Setup of job 3431:
==> flow/design.v (excerpt) <==
module alu(
    input clk,
    input rst,
    input [31:0] op_a,         
    input [31:0] op_b,         
    input [2:0] op_code,       
    input mode_fp,             
    input round_mode,          
    input start,               
    output reg [31:0] result,  
    output reg valid_out,      
    output reg [4:0] flags     
);
    localparam OP_ADD = 3'b000;   
    localparam OP_SUB = 3'b001;   
    localparam OP_MUL = 3'b010;   
    localparam OP_DIV = 3'b011;   
    localparam SP_SIGN_POS = 31;
    localparam SP_EXP_MSB = 30;
    localparam SP_EXP_LSB = 23;
    localparam SP_MANT_MSB = 22;
    localparam SP_MANT_LSB = 0;
    localparam SP_EXP_BIAS = 127;
    localparam SP_EXP_WIDTH = 8;
    localparam SP_MANT_WIDTH = 23;
    localparam HP_SIGN_POS = 15;
    localparam HP_EXP_MSB = 14;
    localparam HP_EXP_LSB = 10;
    localparam HP_MANT_MSB = 9;
    localparam HP_MANT_LSB = 0;
    localparam HP_EXP_BIAS = 15;
    localparam HP_EXP_WIDTH = 5;
    localparam HP_MANT_WIDTH = 10;
    wire sign_a, sign_b, result_sign;
    wire [7:0] exp_a, exp_b;
    wire [22:0] mant_a, mant_b;
    wire [7:0] result_exp;
    wire [22:0] result_mant;
    wire [31:0] encoded_result;
    wire is_nan_a, is_nan_b, is_inf_a, is_inf_b, is_zero_a, is_zero_b;
    wire is_denorm_a, is_denorm_b;
    reg [2:0] state;
    localparam IDLE = 3'b000;
    localparam DECODE = 3'b001;
    localparam COMPUTE = 3'b010;
  ...
make LEC_CHECK=0 ABC_AREA=0 CAP_MARGIN=20 CORE_ASPECT_RATIO=1.13 CORE_MARGIN=3 CORE_UTILIZATION=70 CTS_CLUSTER_DIAMETER=356 CTS_CLUSTER_SIZE=45 GPL_ROUTABILITY_DRIVEN=1 GPL_TIMING_DRIVEN=1 MAX_ROUTING_LAYER=met4 PLACE_DENSITY_LB_ADDON=0.0 SETUP_SLACK_MARGIN=0.44 SLEW_MARGIN=20 finish   # period 11.1 ns
run.sh (not shown) runs the stock make flow with config.mk's settings and CLKGATE_MAP_FILE=.
Job 3431 did not make it past 5_1_grt, where a tool error ended it.
[inputs] job 9403 vs job 3431
# job 3431
export LEC_CHECK = 0
export ABC_AREA = 0
export CAP_MARGIN = 20
export CORE_ASPECT_RATIO = 1.13
export CORE_MARGIN = 3
export CORE_UTILIZATION = 70
export CTS_CLUSTER_DIAMETER = 356
export CTS_CLUSTER_SIZE = 45
export GPL_ROUTABILITY_DRIVEN = 1
export GPL_TIMING_DRIVEN = 1
export MAX_ROUTING_LAYER = met4
export PLACE_DENSITY_LB_ADDON = 0.0
export SETUP_SLACK_MARGIN = 0.44
export SLEW_MARGIN = 20
create_clock -name core_clock -period 11.1 [get_ports {clk}]
# job 9403
export LEC_CHECK = 0
export CAP_MARGIN = 20
export CORE_MARGIN = 2
export CORE_UTILIZATION = 35
export SLEW_MARGIN = 20
create_clock -name core_clock -period 15.2 [get_ports {clk}]
## What came out
Routability congestion estimate of job 3431 is on par with job 9403.
Post-synthesis instance total: job 3431 vs job 9403, no meaningful difference
Job 3431 has a lower total CTS buffers than job 9403.
H-tree level count, job 9403 and job 3431: higher on job 9403
Job 9403 vs job 3431 — total cell area at the placement stage dropped 3.2%.
Re total setup buffers inserted after CTS: job 9403 is 46 down on job 3431.
Both conditions hold for job 9403: the flow ran to the end and the final layout passed the timing, DRC and antenna checks.
Going from job 3431 to job 9403, number of instances resized during post-cts repair shrinks by 87.
Job 3431 has lower overall chip area than job 9403.
On job 9403: die height is 32% higher than what job 3431 gave.
The inputs of job 8931 differ from those of job 9403 as listed below.
# job 9403
export LEC_CHECK = 0
export CAP_MARGIN = 20
export CORE_MARGIN = 2
export CORE_UTILIZATION = 35
export SLEW_MARGIN = 20
create_clock -name core_clock -period 15.2 [get_ports {clk}]
# job 8931
export LEC_CHECK = 0
export CAP_MARGIN = 20
export CORE_MARGIN = 4
export CORE_UTILIZATION = 35
export CTS_CLUSTER_SIZE = 71
export GPL_ROUTABILITY_DRIVEN = 1
export HOLD_SLACK_MARGIN = 0.09
export PLACE_DENSITY = 0.91
export SETUP_SLACK_MARGIN = -0.92
export SLEW_MARGIN = 20
export TNS_END_PERCENT = 85
create_clock -name core_clock -period 15.2 [get_ports {clk}]
Notes after the runs:
- In the flow results for job 8931 and job 9403, the fmax is larger on job 9403.
- Summary of job 9403 and job 8931: one run falls short of a clean finish, namely job 8931.
- Summary of job 8931 over job 9403: relative contribution of sequential cells to total power shows no meaningful change, met2 wire length shows no meaningful change, logic area shows a reduction of 270 um2, count of port buffers added during placement shows no meaningful change.
- Compare job 8931 and job 9403 | maximum number of pins on one net before global-route repair lower: job 9403
- Re sequential cell count: no difference whatsoever between job 9403 and job 8931.
- The total wire length after detailed routing reported for job 8931 is greater than that of job 9403 by about 0.8%.
- Power across job 8931 and job 9403: no real change.
- Looking at cell count, job 8931 sits 65 above job 9403.
Here is what was changed in the inputs of job 5703 compared with job 8931.
# job 8931
export LEC_CHECK = 0
export CAP_MARGIN = 20
export CORE_MARGIN = 4
export CORE_UTILIZATION = 35
export CTS_CLUSTER_SIZE = 71
export GPL_ROUTABILITY_DRIVEN = 1
export HOLD_SLACK_MARGIN = 0.09
export PLACE_DENSITY = 0.91
export SETUP_SLACK_MARGIN = -0.92
export SLEW_MARGIN = 20
export TNS_END_PERCENT = 85
create_clock -name core_clock -period 15.2 [get_ports {clk}]
# job 5703
export LEC_CHECK = 0
export CAP_MARGIN = 20
export CORE_MARGIN = 2
export CORE_UTILIZATION = 30
export SLEW_MARGIN = 20
create_clock -name core_clock -period 14.7 [get_ports {clk}]
Results
- [flow] job 8931 | stages: complete | final checks: fail | reason: negative setup slack
- Every stage of the flow completed for job 5703, and the final layout passed the timing, DRC and antenna checks.
- The sequential cell area in the final layout on job 5703 is in line with that on job 8931.
- In job 5703, the total power draw came out 0.63 mW above the value in job 8931.
- Changes observed in job 5703 relative to job 8931: final cell count increased by 6.0% relative to the old numbers, relative max-transition margin decreased by 9.0 points relative to the old numbers, overall routed net length increased by about 2.4% relative to the old numbers, starting density of the core decreased by 5.1 points relative to the old numbers, post-place instance area increased by 0.0014 mm2 relative to the old numbers.
- Max freq job 8931 -> job 5703: improved
- Proportion of power drawn by the clock network: job 5703 vs job 8931 up 1.2 points
> inputs changed (job 5703 -> job 6991)
# job 5703
export LEC_CHECK = 0
export CAP_MARGIN = 20
export CORE_MARGIN = 2
export CORE_UTILIZATION = 30
export SLEW_MARGIN = 20
create_clock -name core_clock -period 14.7 [get_ports {clk}]
# job 6991
export LEC_CHECK = 0
export ABC_AREA = 1
export CAP_MARGIN = 20
export CORE_MARGIN = 2
export CORE_UTILIZATION = 72
export CTS_CLUSTER_DIAMETER = 348
export CTS_CLUSTER_SIZE = 98
export PLACE_DENSITY = 0.36
export SLEW_MARGIN = 20
export TNS_END_PERCENT = 10
create_clock -name core_clock -period 10.5 [get_ports {clk}]
Findings:
- Seen in the log of job 6991: ODB-0269 during 5_1_grt, after which the run never completed.
- | synthesized-area fraction occupied by adder cells | higher: job 6991 |
- Going from job 5703 to job 6991, half-perimeter wire length of the detailed placement result shrinks by 7.7 mm.
- Full die area of job 6991 falls short of that of job 5703 by more than half.
- Of job 5703 and job 6991, the run reporting the lower summed standard-cell area reported by yosys was job 6991.
- Job 6991 — area fraction in xor and xnor cells 1.1 points lower, job 5703 as reference
- Looking at synthesized area across both flows, job 6991 is the stronger of the two, with job 5703 trailing.
Power is estimated from default activity; no workload was simulated.
